Setup of run 1:
Design alu_top, start of the top module:
module alu_top (
    input             clk,
    input      [15:0] a,
    input      [15:0] b,
    input      [2:0]  opcode,
    input             mode,
    output reg [15:0] result,
    output reg        za,
    output reg        zb,
    output reg        eq,
    output reg        gt,
    output reg        lt
);
clock: 45.0 ns
lec_check: 0
cap_margin: 20
cell_pad_in_sites_global_placement: 1
core_aspect_ratio: 0.84
core_margin: 2
core_utilization: 40
slew_margin: 20
run.sh (not shown) runs the stock make flow with config.mk's settings and CLKGATE_MAP_FILE=.
No stage failed in run 1, and the final checks on the layout all came back clean.
--- input diff run 1..run 2 ---
-- flow/config.mk --
<<< run 1, line 8
>>> run 2, line 8
export ABC_AREA = 1
<<< run 1, line 9
export CELL_PAD_IN_SITES_GLOBAL_PLACEMENT = 1
export CORE_ASPECT_RATIO = 0.84
>>> run 2, line 10
<<< run 1, line 12
export CORE_UTILIZATION = 40
>>> run 2, line 11
export CORE_UTILIZATION = 66
export CTS_CLUSTER_DIAMETER = 190
export CTS_CLUSTER_SIZE = 98
export GPL_ROUTABILITY_DRIVEN = 0
export PLACE_DENSITY_LB_ADDON = 0.29
<<< run 1, line 14
>>> run 2, line 17
export TNS_END_PERCENT = 5
--- outcome ---
Between run 1 and run 2, the flow reports power dissipated by switching net loads decreasing by more than a quarter. In the reports for run 1 and run 2, the smaller post-detailed-routing wire length belongs to run 2. Summary of run 2 over run 1: global-route wire length before repair saw a decrease; power consumption went down; number of tap instances moved down.
Setup changes, run 2 to run 3
-- flow/config.mk --
<<< run 2, line 8
export ABC_AREA = 1
>>> run 3, line 8
<<< run 2, line 11
export CORE_UTILIZATION = 66
export CTS_CLUSTER_DIAMETER = 190
export CTS_CLUSTER_SIZE = 98
export GPL_ROUTABILITY_DRIVEN = 0
export PLACE_DENSITY_LB_ADDON = 0.29
>>> run 3, line 10
export CORE_UTILIZATION = 65
==> flow/constraint.sdc <==
create_clock -name core_clock -period 24.0 [get_ports {clk}]
set_input_delay 4.8000 -clock core_clock [delete_from_list [all_inputs] [get_ports {clk}]]
set_output_delay 4.8000 -clock core_clock [all_outputs]
set_load 0.01 [all_outputs]
Notes after the runs:
No final results exist for run 3, since it was stopped by error GRT-0232 during global routing (5_1_grt).
Looking at synthesized area across both flows, run 3 is the weaker of the two, with run 2 ahead.
Number of setup buffers added after CTS: run 3 > run 2
Run 3: area of the synthesized netlist per yosys stat higher than run 2
Comparing run 2 and run 3, the higher multiplexer area fraction after synthesis is on run 3.
Looking only at post-synthesis xor/xnor area fraction, and setting everything else aside, the higher value of run 2 and run 3 goes to run 3.
The final reports for run 3 and run 2 show number of rows created at floorplan higher in the former.
Run 3 vs. run 2: number of gates resized after cts up 90, x dimension of the die up about 2.6%, full die area up about 5%.
Post-synthesis simple-gate area fraction is higher on run 2
Re number of sinks driven by the clock tree: no difference whatsoever between run 3 and run 2.
The inputs of run 4 differ from those of run 3 as listed below.
-- flow/config.mk --
<<< run 3, line 10
export CORE_UTILIZATION = 65
>>> run 4, line 10
export CORE_UTILIZATION = 67
export CTS_CLUSTER_DIAMETER = 58
export MAX_ROUTING_LAYER = met4
==> flow/constraint.sdc <==
create_clock -name core_clock -period 27.5 [get_ports {clk}]
set_input_delay 5.5000 -clock core_clock [delete_from_list [all_inputs] [get_ports {clk}]]
set_output_delay 5.5000 -clock core_clock [all_outputs]
set_load 0.01 [all_outputs]
Findings:
The runs compared here, run 3 and run 4, all ended either early or with open violations.
Flow for run 4 halted at global routing (5_1_grt), error code GRT-0232.
In the summary table, run 3 is marked failed, with error GRT-0232 raised in global routing (5_1_grt).
Compared with run 3, in run 4 die outline width moved down, chip area line of the yosys report level, post-detailed-placement half-perimeter wirelength moved down, worst setup slack after placement moved up.
Run 4 against run 3: chip area -about 3%, cell total after placement -317, quantity of hold-fixing buffers added after cts ~0 delta.

== build 20 ==
Starting RTL as in the previous note.
Settings: LEC_CHECK=0, ABC_AREA=1, CAP_MARGIN=20, CORE_MARGIN=2, CORE_UTILIZATION=64, CTS_CLUSTER_DIAMETER=382, CTS_CLUSTER_SIZE=98, PLACE_DENSITY=0.35, SLEW_MARGIN=20, TNS_END_PERCENT=10; clock period 29.1 ns.
Build 20 -> stages 100% | layout checks FAIL | setup timing
For build 71, these inputs were changed with respect to build 20:
- CTS_CLUSTER_DIAMETER: 382 -> unset
- SETUP_SLACK_MARGIN: unset -> 1.78
- CTS_CLUSTER_SIZE: 98 -> unset
- PLACE_DENSITY: 0.35 -> unset
- TNS_END_PERCENT: 10 -> unset
- ABC_AREA: 1 -> unset
- CORE_UTILIZATION: 64 -> 72
- the clock period (ns, I/O delays scaled along): 29.1 -> 5.97
### Flow results
Complete run, failing final checks: build 20, reason setup timing.
Build 71 got as far as 3_5_place_dp, where a tool error ended the run.
Area fraction in mux cells for build 71: 5.8 points up relative to build 20
Against build 20, build 71 comes in 3.7% higher on Yosys chip area.
| synthesized area | lower: build 20 |
Between build 71 and build 20, it is build 71 whose pre-placement core utilization is higher, by 9.2 points.
Synthesized cell count: build 71 vs build 20 down 129
Modified inputs, build 94 compared to build 71
- a deleted SETUP_SLACK_MARGIN that had been 1.78
- a change of CORE_UTILIZATION from 72 to 59
- a change of the clock period (ns, I/O delays scaled along) from 5.97 to 29.4
- Build 94 | stages: all done | timing, DRC, antenna: all pass
- Number of standard-cell rows in the floorplan for build 94: 6 up relative to build 71
- Row die size: build 94 higher / build 71 lower
- Reported for build 71 and build 94, area after synthesis turned out identical to the last digit.
- Die outline height in build 94 vs build 71: up about 10%
What build 47 does differently from build 94 at the input level:
- swapping 59 for 40 in CORE_UTILIZATION
- swapping 29.4 for 45.0 in the clock period (ns, I/O delays scaled along)
--- outcome ---
- | global-route usage | build 47 vs build 94 | 14 points lower |
- Lower worst reg2reg path depth was reported by build 47, not build 94.
- NOTE: power share of the clock group in build 47 exceeds that of build 94
- From build 94 to build 47 the numbers moved as follows: portion of total power attributed to combinational logic now sits lower, global-route wire length before repair now sits lower, post-route met1 wirelength now sits higher, number of nets in the layout now sits lower, total buffers and inverters traversed by the critical path now sits lower.
- From build 94 to build 47 the numbers moved as follows: register-to-register slack picked up an extra 7.98 ns; clock-cell share of area increased 0.51 points; hold slack grew by 0.068 ns.
Power is estimated from default activity; no workload was simulated.
